Setup of JK:
## CPU
module CPU (
    input clk, 
    input reset, 
    output [15:0] pc, 
    input [15:0] instr, 
    output [15:0] alu_out, 
    output mem_read, 
    output mem_write, 
    input [15:0] mem_data
);
    reg [15:0] pc_reg;
    reg [15:0] if_id_instr;
    reg [15:0] id_ex_reg_data1, id_ex_reg_data2;
    reg [3:0] id_ex_alu_op;
    reg [15:0] id_ex_instr;
    reg id_ex_mem_read, id_ex_mem_write, id_ex_reg_write;
    reg [3:0] id_ex_write_reg;
    wire [15:0] alu_result;
    wire hazard_detected;
    wire [15:0] rf_reg_data1, rf_reg_data2;
    wire [3:0] alu_op;
    wire reg_write;
    wire [3:0] write_reg;
    wire [15:0] write_data;
    reg [15:0] ex_mem_alu_result;
    reg ex_mem_mem_read, ex_mem_mem_write, ex_mem_reg_write;
    reg [3:0] ex_mem_write_reg;
    always @(posedge clk or posedge reset) begin
        if (reset) begin
            pc_reg <= 0;
            if_id_instr <= 16'b0;
        end else if (!hazard_detected) begin
            pc_reg <= pc_reg + 1;
            if_id_instr <= instr;
        end
    end
    Control_Unit cu (
        .instr(if_id_instr), 
        .alu_op(alu_op), 
        .mem_read(mem_read), 
        .mem_write(mem_write), 
  ...
clock: 2.54 ns
lec_check: 0
cap_margin: 20
core_margin: 2
core_utilization: 64
setup_slack_margin: 0.75
slew_margin: 20
run.sh (not shown) runs the stock make flow with config.mk's settings and CLKGATE_MAP_FILE=.
JK terminated abnormally: 5_1_grt reported GRT-0232.
[inputs] MS vs JK
# JK
export LEC_CHECK = 0
export CAP_MARGIN = 20
export CORE_MARGIN = 2
export CORE_UTILIZATION = 64
export SETUP_SLACK_MARGIN = 0.75
export SLEW_MARGIN = 20
create_clock -name core_clock -period 2.54 [get_ports {clk}]
# MS
export LEC_CHECK = 0
export CAP_MARGIN = 20
export CORE_MARGIN = 2
export CORE_UTILIZATION = 17
export SETUP_SLACK_MARGIN = 1.5
export SLEW_MARGIN = 20
create_clock -name core_clock -period 4.93 [get_ports {clk}]
Every stage of the flow completed for MS, and the final layout passed the timing, design-rule and antenna checks. Sort MS and JK by placement-stage worst setup slack, ascending, and JK comes first. From MS to JK, async set or reset register ratio after synthesis did not move at all. Number of core rows: MS > JK. As far as gate count of the mapped netlist goes, MS and JK are indistinguishable; the numbers are identical. MS reports a higher placeable core region than JK does.
> inputs changed (MS -> AL)
# MS
export LEC_CHECK = 0
export CAP_MARGIN = 20
export CORE_MARGIN = 2
export CORE_UTILIZATION = 17
export SETUP_SLACK_MARGIN = 1.5
export SLEW_MARGIN = 20
create_clock -name core_clock -period 4.93 [get_ports {clk}]
# AL
export LEC_CHECK = 0
export ABC_AREA = 1
export CAP_MARGIN = 20
export CORE_MARGIN = 2
export CORE_UTILIZATION = 72
export CTS_CLUSTER_DIAMETER = 168
export CTS_CLUSTER_SIZE = 97
export PLACE_DENSITY_LB_ADDON = 0.08
export SETUP_SLACK_MARGIN = 1.5
export SLEW_MARGIN = 20
create_clock -name core_clock -period 2.13 [get_ports {clk}]
## What came out
- MS: done, clean on timing, DRC and antenna
- AL: aborted in 5_1_grt (tool error)
- From MS to AL the numbers moved as follows: and-or/or-and share of the synthesized area decreased by 10 points relative to the old numbers; area fraction in full adders, half adders and majority gates closely matched the old numbers.
- Going from MS to AL, final weighted congestion of routability-driven global placement grew by more than 10%.
- From AL to MS, number of clock sinks seen by CTS did not move at all.
- Delta (AL minus MS): post-CTS setup-driven buffer insertion count rose by 102; total number of H-tree levels dropped 1.
- For synthesized cell count, dividing the value from AL by the value from MS gives 1.3.
- Overall die height (higher): MS
- In AL relative to MS, yosys synthesis chip area had gone up slightly.
Input changes introduced in TR (baseline for comparison: AL):
# AL
export LEC_CHECK = 0
export ABC_AREA = 1
export CAP_MARGIN = 20
export CORE_MARGIN = 2
export CORE_UTILIZATION = 72
export CTS_CLUSTER_DIAMETER = 168
export CTS_CLUSTER_SIZE = 97
export PLACE_DENSITY_LB_ADDON = 0.08
export SETUP_SLACK_MARGIN = 1.5
export SLEW_MARGIN = 20
create_clock -name core_clock -period 2.13 [get_ports {clk}]
# TR
export LEC_CHECK = 0
export ABC_AREA = 1
export CAP_MARGIN = 20
export CORE_MARGIN = 2
export CORE_UTILIZATION = 72
export CTS_CLUSTER_DIAMETER = 168
export CTS_CLUSTER_SIZE = 97
export PLACE_DENSITY = 0.39
export SETUP_SLACK_MARGIN = 1.5
export SLEW_MARGIN = 20
export TNS_END_PERCENT = 5
create_clock -name core_clock -period 1.69 [get_ports {clk}]
### Flow results
- TR got as far as 5_1_grt, where a tool error ended the run.
- When the final numbers for TR and AL were put side by side, the number of post-CTS setup repair buffers turned out to be smaller in TR.
- As far as fraction of the yosys area taken by sequential cells goes, TR and AL are indistinguishable; the numbers are identical.
- On area of the mapped netlist, TR and AL are basically level.
- Routability congestion estimate is lower on AL
- Against AL, placed instance count in TR rose by a few percent.

========
The RTL this note starts from:
==> flow/design.v <==
module ALU (
    input [15:0] data1,
    input [15:0] data2,
    input [3:0] alu_op,  
    output reg [15:0] result
);
    always @(*) begin
        case (alu_op)
            4'b0000: result = data1 + data2;  
            4'b0001: result = data1 - data2;  
            4'b0010: result = data1 & data2;  
            4'b0011: result = data1 | data2;  
            4'b0100: result = data1 ^ data2;  
            4'b0101: result = ~data1;         
            4'b0110: result = data1 << data2[3:0];  
            4'b0111: result = data1 >> data2[3:0];  
            4'b1000: result = (data1 < data2) ? 16'b1 : 16'b0;  
            default: result = 16'b0;
        endcase
    end
endmodule
module Control_Unit (
    input [15:0] instr,
    output reg [3:0] alu_op,
    output reg mem_read,
    output reg mem_write,
    output reg reg_write,
    output reg [3:0] write_reg
);
    always @(*) begin
        case(instr[15:12])
            4'b0000: begin  
                alu_op = 4'b0000;
                mem_read = 1'b0;
                mem_write = 1'b0;
                reg_write = 1'b0;
                write_reg = 4'b0000;
            end
            4'b0001: begin  
                alu_op = 4'b0000;
                mem_read = 1'b0;
                mem_write = 1'b0;
                reg_write = 1'b1;
                write_reg = instr[11:8];
            end
            4'b0010: begin  
                alu_op = 4'b0001;
                mem_read = 1'b0;
                mem_write = 1'b0;
                reg_write = 1'b1;
                write_reg = instr[11:8];
            end
            4'b0011: begin  
                alu_op = 4'b0010;
                mem_read = 1'b0;
                mem_write = 1'b0;
                reg_write = 1'b1;
                write_reg = instr[11:8];
            end
            4'b0100: begin  
                alu_op = 4'b0011;
                mem_read = 1'b0;
                mem_write = 1'b0;
                reg_write = 1'b1;
                write_reg = instr[11:8];
            end
            4'b0101: begin  
                alu_op = 4'b0000;  
                mem_read = 1'b1;
                mem_write = 1'b0;
                reg_write = 1'b1;
                write_reg = instr[11:8];
            end
            4'b0110: begin  
                alu_op = 4'b0000;  
                mem_read = 1'b0;
                mem_write = 1'b1;
                reg_write = 1'b0;
                write_reg = 4'b0000;
            end
            default: begin
                alu_op = 4'b0000;
                mem_read = 1'b0;
                mem_write = 1'b0;
                reg_write = 1'b0;
                write_reg = 4'b0000;
            end
        endcase
    end
endmodule
module Register_File (
    input clk,
    input reset,
    input [3:0] read_reg1,
    input [3:0] read_reg2,
    input [3:0] write_reg,
    input [15:0] write_data,
    input reg_write,
    output [15:0] reg_data1,
    output [15:0] reg_data2
);
    reg [15:0] registers [0:15];
    integer i;
    always @(posedge clk or posedge reset) begin
        if(reset) begin
            for(i=0;i<16;i=i+1)
                registers[i]<=16'b0;
                end
        else if (reg_write) begin
            registers[write_reg] <= write_data;
        end
    end
    assign reg_data1 = registers[read_reg1];
    assign reg_data2 = registers[read_reg2];
endmodule
module Hazard_Detection_Unit (
    input [15:0] if_id_instr,
    input id_ex_mem_read,
    input [3:0] id_ex_write_reg,
    output reg hazard_detected
);
    always @(*) begin
        hazard_detected = (id_ex_mem_read &&
                           (id_ex_write_reg == if_id_instr[11:8] ||
                            id_ex_write_reg == if_id_instr[7:4]));
    end
endmodule
module CPU (
    input clk, 
    input reset, 
    output [15:0] pc, 
    input [15:0] instr, 
    output [15:0] alu_out, 
    output mem_read, 
    output mem_write, 
    input [15:0] mem_data
);
    reg [15:0] pc_reg;
    reg [15:0] if_id_instr;
    reg [15:0] id_ex_reg_data1, id_ex_reg_data2;
    reg [3:0] id_ex_alu_op;
    reg [15:0] id_ex_instr;
    reg id_ex_mem_read, id_ex_mem_write, id_ex_reg_write;
    reg [3:0] id_ex_write_reg;
    wire [15:0] alu_result;
    wire hazard_detected;
    wire [15:0] rf_reg_data1, rf_reg_data2;
    wire [3:0] alu_op;
    wire reg_write;
    wire [3:0] write_reg;
    wire [15:0] write_data;
    reg [15:0] ex_mem_alu_result;
    reg ex_mem_mem_read, ex_mem_mem_write, ex_mem_reg_write;
    reg [3:0] ex_mem_write_reg;
    always @(posedge clk or posedge reset) begin
        if (reset) begin
            pc_reg <= 0;
            if_id_instr <= 16'b0;
        end else if (!hazard_detected) begin
            pc_reg <= pc_reg + 1;
            if_id_instr <= instr;
        end
    end
    Control_Unit cu (
        .instr(if_id_instr), 
        .alu_op(alu_op), 
        .mem_read(mem_read), 
        .mem_write(mem_write), 
        .reg_write(reg_write), 
        .write_reg(write_reg)
    );
    Register_File rf (
        .clk(clk), 
        .reset(reset),
        .read_reg1(if_id_instr[11:8]), 
        .read_reg2(if_id_instr[7:4]), 
        .write_reg(ex_mem_write_reg), 
        .write_data(write_data), 
        .reg_write(ex_mem_reg_write), 
        .reg_data1(rf_reg_data1), 
        .reg_data2(rf_reg_data2)
    );
    ALU alu (
        .data1(id_ex_reg_data1), 
        .data2(id_ex_reg_data2), 
        .alu_op(id_ex_alu_op), 
        .result(alu_result)
    );
    Hazard_Detection_Unit hdu (
        .if_id_instr(if_id_instr),
        .id_ex_mem_read(id_ex_mem_read),
        .id_ex_write_reg(id_ex_write_reg),
        .hazard_detected(hazard_detected)
    );
    assign pc = pc_reg;
    assign alu_out = ex_mem_alu_result;
    always @(posedge clk or posedge reset) begin
        if (reset) begin
            id_ex_reg_data1 <= 16'b0;
            id_ex_reg_data2 <= 16'b0;
            id_ex_alu_op <= 4'b0;
            id_ex_instr <= 16'b0;
            id_ex_mem_read <= 1'b0;
            id_ex_mem_write <= 1'b0;
            id_ex_reg_write <= 1'b0;
            id_ex_write_reg <= 4'b0;
        end else if (!hazard_detected) begin
            id_ex_reg_data1 <= rf_reg_data1;
            id_ex_reg_data2 <= rf_reg_data2;
            id_ex_alu_op <= alu_op;
            id_ex_instr <= if_id_instr;
            id_ex_mem_read <= mem_read;
            id_ex_mem_write <= mem_write;
            id_ex_reg_write <= reg_write;
            id_ex_write_reg <= write_reg;
        end
    end
    always @(posedge clk or posedge reset) begin
        if (reset) begin
            ex_mem_alu_result <= 16'b0;
            ex_mem_mem_read <= 1'b0;
            ex_mem_mem_write <= 1'b0;
            ex_mem_reg_write <= 1'b0;
            ex_mem_write_reg <= 4'b0;
        end else begin
            ex_mem_alu_result <= alu_result;
            ex_mem_mem_read <= id_ex_mem_read;
            ex_mem_mem_write <= id_ex_mem_write;
            ex_mem_reg_write <= id_ex_reg_write;
            ex_mem_write_reg <= id_ex_write_reg;
        end
    end
    assign write_data = ex_mem_mem_read ? mem_data : ex_mem_alu_result;
endmodule
==> flow/config.mk <==
export PLATFORM = sky130hd
export DESIGN_NAME = CPU
export DESIGN_NICKNAME = CPU
export VERILOG_FILES = /design/flow/design.v
export SDC_FILE = /design/flow/constraint.sdc
export NUM_CORES = 4
export LEC_CHECK = 0
export CAP_MARGIN = 0
export CORE_ASPECT_RATIO = 0.84
export CORE_MARGIN = 2
export CORE_UTILIZATION = 72
export CTS_CLUSTER_DIAMETER = 379
export CTS_CLUSTER_SIZE = 20
export SETUP_SLACK_MARGIN = -0.26
export SLEW_MARGIN = 20
==> flow/constraint.sdc <==
create_clock -name core_clock -period 2.58 [get_ports {clk}]
set_input_delay 0.5160 -clock core_clock [delete_from_list [all_inputs] [get_ports {clk}]]
set_output_delay 0.5160 -clock core_clock [all_outputs]
set_load 0.01 [all_outputs]
The starting point reached the layout checks and failed them: negative setup slack.
Then changed:
==> flow/config.mk (replaced) <==
export PLATFORM = sky130hd
export DESIGN_NAME = CPU
export DESIGN_NICKNAME = CPU
export VERILOG_FILES = /design/flow/design.v
export SDC_FILE = /design/flow/constraint.sdc
export NUM_CORES = 4
export LEC_CHECK = 0
export ABC_AREA = 1
export CAP_MARGIN = 20
export CORE_MARGIN = 2
export CORE_UTILIZATION = 72
export PLACE_DENSITY_LB_ADDON = 0.27
export SETUP_SLACK_MARGIN = 0.49
export SLEW_MARGIN = 20
==> flow/constraint.sdc (replaced) <==
create_clock -name core_clock -period 3.35 [get_ports {clk}]
set_input_delay 0.6700 -clock core_clock [delete_from_list [all_inputs] [get_ports {clk}]]
set_output_delay 0.6700 -clock core_clock [all_outputs]
set_load 0.01 [all_outputs]
- The changed run produced a clean layout
- critical path depth grows by 2
- maximum frequency grows by 12%
- cell count grows by 20%
- flip-flop count does not change
- sequential power shrinks by 26%
- via count grows by 6.4%
- setup slack improves by 1100 ps
- clock skew grows by 8.9 ps
- non-clock buffer count shrinks by 148
Then changed:
--- a/flow/config.mk
+++ b/flow/config.mk
@@ -10,5 +10,4 @@
 export CORE_MARGIN = 2
 export CORE_UTILIZATION = 72
-export PLACE_DENSITY_LB_ADDON = 0.27
-export SETUP_SLACK_MARGIN = 0.49
+export CTS_CLUSTER_DIAMETER = 400
 export SLEW_MARGIN = 20
==> flow/constraint.sdc (replaced) <==
create_clock -name core_clock -period 2.74 [get_ports {clk}]
set_input_delay 0.5480 -clock core_clock [delete_from_list [all_inputs] [get_ports {clk}]]
set_output_delay 0.5480 -clock core_clock [all_outputs]
set_load 0.01 [all_outputs]
Now the flow finished but failed the layout checks on negative setup slack.
Wire length rises by a few percent.
Power rises by a quarter to a third.
Final cell count climbs slightly.
Worst setup slack gets worse by 620 ps.
Fmax hardly moves.
Via count came out higher slightly.
Die area stays the same.
Core utilization is higher by 1.7 points.
Power is estimated from default activity; no workload was simulated.
